==> flow/design.v <==
module sensor_if(input sens_active,reset,clk,output passed);
reg [255-1:0] shift_reg;
reg compleated,uninterupted;
  always @(posedge clk) begin
  if(~reset && sens_active && ~uninterupted)begin
      shift_reg <= {shift_reg[255-2:0], sens_active};
      if(shift_reg[255-1])begin
        uninterupted = 1;
        shift_reg <= 0;
      end
    end  
    if(~reset && uninterupted && ~sens_active)begin
      shift_reg <= {shift_reg[255-2:0], ~sens_active};
    end if(uninterupted && shift_reg[255-1] && ~sens_active) begin
      compleated = 1;
    end
    if(reset) begin
      shift_reg <= 0;
      compleated = 0;
      uninterupted = 0;
    end
  end
  assign passed = compleated;
endmodule
export LEC_CHECK = 0
export ABC_AREA = 1
export CAP_MARGIN = 20
export CELL_PAD_IN_SITES_GLOBAL_PLACEMENT = 3
export CORE_MARGIN = 2
export CORE_UTILIZATION = 40
export CTS_CLUSTER_DIAMETER = 89
export SLEW_MARGIN = 20
create_clock -name core_clock -period 1.91 [get_ports {clk}]
run.sh (not shown) runs the stock make flow with config.mk's settings and CLKGATE_MAP_FILE=.
The baseline aborted during 3_1_place_gp_skip_io.
Then changed:
Settings changed: CELL_PAD_IN_SITES_GLOBAL_PLACEMENT 3 to unset, CORE_UTILIZATION 40 to 70, CTS_CLUSTER_DIAMETER 89 to unset.
Clock period 1.91 ns to 1.43 ns, I/O delays scaled along.
This time the run completed without violations.
Die area is lower by about 40%.
Area after synthesis is unchanged.
Synthesized cell count stays the same.
Then changed:
Settings changed: CORE_UTILIZATION 70 to 72.
Clock period 1.43 ns to 1.45 ns, I/O delays scaled along.
What happened:
- non-clock buffer count stays the same
- cell count goes down by about 0.33%
- synthesized cell count stays the same
- setup slack improves by 0.026 ns
- hold slack got worse by 0.0046 ns
- final area is about the same
- global-route usage climbs by 0.11 points
- wire length fell by 0.89%
- total power came out lower by about 3.4%
- clock power went down by about 7%
Then changed:
Settings changed: CTS_CLUSTER_DIAMETER set to 292, CTS_CLUSTER_SIZE set to 10, PLACE_DENSITY_LB_ADDON set to 0.01, SETUP_SLACK_MARGIN set to 0.43.
Now the flow completed, yet does not pass: negative setup slack.
Flip-flop count is unchanged.
Clock-buffer cell count decreases by 16.
Final area increases by 6.8%.
Wire length increases by 21%.
Worst setup slack degrades by 0.076 ns.
Total power decreases by 0.37%.
Die area is unchanged.
Synthesized cell count stays the same.
Then changed:
Settings changed: CORE_UTILIZATION 72 to 70, CTS_CLUSTER_DIAMETER 292 to unset, CTS_CLUSTER_SIZE 10 to unset, PLACE_DENSITY_LB_ADDON 0.01 to unset, SETUP_SLACK_MARGIN 0.43 to unset.
Clock period 1.45 ns to 1.46 ns, I/O delays scaled along.
After rerunning: Now the flow went through all stages and came out clean. Power rose by 6.1%. Sequential power fell by about 0.9%. Worst setup slack improves by 0.11 ns. Routed wire length fell by 16%.

* * *

== before ==
RTL: the design.v shown in full above, as it stands there.
make LEC_CHECK=0 ABC_AREA=1 CAP_MARGIN=0 CORE_ASPECT_RATIO=0.94 CORE_MARGIN=2 CORE_UTILIZATION=71 CTS_CLUSTER_DIAMETER=23 CTS_CLUSTER_SIZE=26 GPL_TIMING_DRIVEN=1 HOLD_SLACK_MARGIN=0.07 MAX_ROUTING_LAYER=met4 PLACE_DENSITY=0.65 SETUP_SLACK_MARGIN=-0.32 SLEW_MARGIN=0 finish   # period 4.18 ns
before: no failed stages, no open violations at the end
> inputs changed (before -> after)
- a deleted PLACE_DENSITY that had been 0.65
- a deleted CTS_CLUSTER_SIZE that had been 26
- a deleted MAX_ROUTING_LAYER that had been met4
- a deleted CORE_ASPECT_RATIO that had been 0.94
- a deleted SETUP_SLACK_MARGIN that had been -0.32
- a deleted HOLD_SLACK_MARGIN that had been 0.07
- a change of SLEW_MARGIN from 0 to 20
- a deleted CTS_CLUSTER_DIAMETER that had been 23
- a change of CORE_UTILIZATION from 71 to 72
- a deleted GPL_TIMING_DRIVEN that had been 1
- a change of CAP_MARGIN from 0 to 20
- a change of the clock period (ns, I/O delays scaled along) from 4.18 to 1.43
- after did not stop at any stage, and its layout met the timing, DRC and antenna checks.
- before has lower wire length than after.
- Relative to before, data required time of the worst path has gone down in after.
- Post-detailed-route wirelength per cell ends up higher on after.
- Cmp after vs before: worst IR drop on VDD higher in after
- after vs. before: via count of the first global-routing pass went up by 1.8%.
- Lower clock power goes to before over after.
- Changes observed in after relative to before: yosys stat cell total shows no meaningful change; relative max-transition margin shows an increase of 46 points.
- Relative to before, part of the total power dissipated in combinational logic has gone up in after.
- The via-per-instance ratio in after sits 0.33% above the value recorded for before.

* * *

run A:
Starts from the design.v that is shown in full above.
clock: 1.48 ns
lec_check: 0
abc_area: 0
cap_margin: 0
cell_pad_in_sites_detail_placement: 1
core_aspect_ratio: 1.41
core_margin: 3
core_utilization: 17
cts_cluster_diameter: 23
cts_cluster_size: 26
gpl_routability_driven: 1
gpl_timing_driven: 0
max_routing_layer: met5
place_density: 0.67
slew_margin: 0
tns_end_percent: 80
[flow] run A | stages: complete | final checks: fail | reason: setup timing
> inputs changed (run A -> run B)
# run A
export LEC_CHECK = 0
export ABC_AREA = 0
export CAP_MARGIN = 0
export CELL_PAD_IN_SITES_DETAIL_PLACEMENT = 1
export CORE_ASPECT_RATIO = 1.41
export CORE_MARGIN = 3
export CORE_UTILIZATION = 17
export CTS_CLUSTER_DIAMETER = 23
export CTS_CLUSTER_SIZE = 26
export GPL_ROUTABILITY_DRIVEN = 1
export GPL_TIMING_DRIVEN = 0
export MAX_ROUTING_LAYER = met5
export PLACE_DENSITY = 0.67
export SLEW_MARGIN = 0
export TNS_END_PERCENT = 80
create_clock -name core_clock -period 1.48 [get_ports {clk}]
# run B
export LEC_CHECK = 0
export CAP_MARGIN = 20
export CORE_MARGIN = 2
export CORE_UTILIZATION = 18
export SLEW_MARGIN = 20
create_clock -name core_clock -period 6.12 [get_ports {clk}]
Findings:
- The run showing the greater cell row count is run A.
- Run B vs run A on die boundary height: run B is the lower one.
- The higher hold-critical path depth came out of run A.
- Detail-routed via count per cell: higher on run A
- Summary of run A and run B: one run falls short of a clean finish, namely run A.
- The flow completed for run A, but it is not clean: the layout still shows setup timing.
- Area of the chip (run A / run B): 1.08
- When run B is measured against run A, its critical path's largest stage delay turns out 0.29 ns higher.
Setup changes, run B to run C
# run B
export LEC_CHECK = 0
export CAP_MARGIN = 20
export CORE_MARGIN = 2
export CORE_UTILIZATION = 18
export SLEW_MARGIN = 20
create_clock -name core_clock -period 6.12 [get_ports {clk}]
# run C
export LEC_CHECK = 0
export CAP_MARGIN = 20
export CORE_MARGIN = 2
export CORE_UTILIZATION = 40
export SLEW_MARGIN = 20
create_clock -name core_clock -period 2.57 [get_ports {clk}]
- Run C vs. run B: sum of routed wire length over all layers picked up an extra 2.2%; sequential group share of total power lost 0.8 points; count of clock-buffer cells in the layout picked up an extra 2.
## Diff of input files: run D against run C
# run C
export LEC_CHECK = 0
export CAP_MARGIN = 20
export CORE_MARGIN = 2
export CORE_UTILIZATION = 40
export SLEW_MARGIN = 20
create_clock -name core_clock -period 2.57 [get_ports {clk}]
# run D
export LEC_CHECK = 0
export ABC_AREA = 1
export CAP_MARGIN = 20
export CORE_MARGIN = 2
export CORE_UTILIZATION = 72
export SLEW_MARGIN = 20
create_clock -name core_clock -period 1.48 [get_ports {clk}]
## What came out
- Looking at final cell count, run D sits 1595 higher than run C does.
- Compared with run C, in run D switching share of total power moved up, non-clock buffer count higher, largest net degree at the start of global routing decreased by about 15% relative to the old numbers.
- For run D and run C, there was not a single run that failed to finish clean.
- Row count of clock-buffer cells in the layout: run D lower / run C higher
- Routed wire length delta (run D − run C): unfavourable
- On worst hold margin: run D sits above run C.
Edits applied to the flow inputs when going from run D to run E:
# run D
export LEC_CHECK = 0
export ABC_AREA = 1
export CAP_MARGIN = 20
export CORE_MARGIN = 2
export CORE_UTILIZATION = 72
export SLEW_MARGIN = 20
create_clock -name core_clock -period 1.48 [get_ports {clk}]
# run E
export LEC_CHECK = 0
export CAP_MARGIN = 20
export CORE_MARGIN = 2
export CORE_UTILIZATION = 72
export PLACE_DENSITY = 0.95
export SETUP_SLACK_MARGIN = 0.22
export SLEW_MARGIN = 20
create_clock -name core_clock -period 1.43 [get_ports {clk}]
Results
Run E: flow complete, layout not clean; failing: setup timing. Re share of the core filled with cells in the final layout: run E is 11 points up on run D. Summary of run E over run D: number of global-route vias before repair decreased by 7184 relative to the old numbers; non-clock inverter instance count of the final layout decreased by 258 relative to the old numbers; wire length of the first global-routing pass decreased by about 35% relative to the old numbers; layout overhead on the synthesized area increased by 14 points relative to the old numbers. Looking at number of setup buffers added after CTS, run E sits above run D. Looking only at synthesized area, and setting everything else aside, the lower value of run D and run E goes to run E. Compared with run D, run E shows a count of clock-buffer cells in the layout that is 5.1% lower. Diff run D -> run E: fraction of met3 tracks used by global routing up 4.7 points, ratio of final minimum period to clock period went up.
What run F does differently from run E at the input level:
# run E
export LEC_CHECK = 0
export CAP_MARGIN = 20
export CORE_MARGIN = 2
export CORE_UTILIZATION = 72
export PLACE_DENSITY = 0.95
export SETUP_SLACK_MARGIN = 0.22
export SLEW_MARGIN = 20
create_clock -name core_clock -period 1.43 [get_ports {clk}]
# run F
export LEC_CHECK = 0
export ABC_AREA = 0
export CAP_MARGIN = 0
export CORE_ASPECT_RATIO = 1.41
export CORE_MARGIN = 2
export CORE_UTILIZATION = 72
export CTS_CLUSTER_DIAMETER = 316
export CTS_CLUSTER_SIZE = 26
export GPL_TIMING_DRIVEN = 1
export HOLD_SLACK_MARGIN = 0.07
export MAX_ROUTING_LAYER = met4
export PLACE_DENSITY = 0.37
export SLEW_MARGIN = 40
create_clock -name core_clock -period 1.43 [get_ports {clk}]
==> results <==
- Run F was carried through to the last stage, and its layout satisfied the timing, DRC and antenna checks.
- A destination of the critical timing path of shift_reg[238]$_SDFFE_PP0P_ is what run F shows, while shift_reg[234]$_SDFFE_PP0P_ belongs to run E.
- In run F, the source-to-sink clock delay at the later pin of the worst-skew pair came out 0.08 ns below the value in run E.
- [compare] base=run E new=run F: portion of total power attributed to combinational logic dropped 1.3 points, part of the total power dissipated in sequential elements climbed 14 points, average via count per standard cell dropped 1.9, critical path depth climbed 1, number of rows in the core area climbed 8.
- Comparing worst-case setup margin in the final layout for run F and run E, the smaller number came from run E.
- Run F reports a lower final estimated routing congestion in global placement than run E does.
- Run F and run E ended up with nearly the same post-synthesis cell count from yosys.
- Total wire length on run F is ahead of run E.
- In the tables for run F and run E, global-route usage reads lower with run F.
Power is estimated from default activity; no workload was simulated.
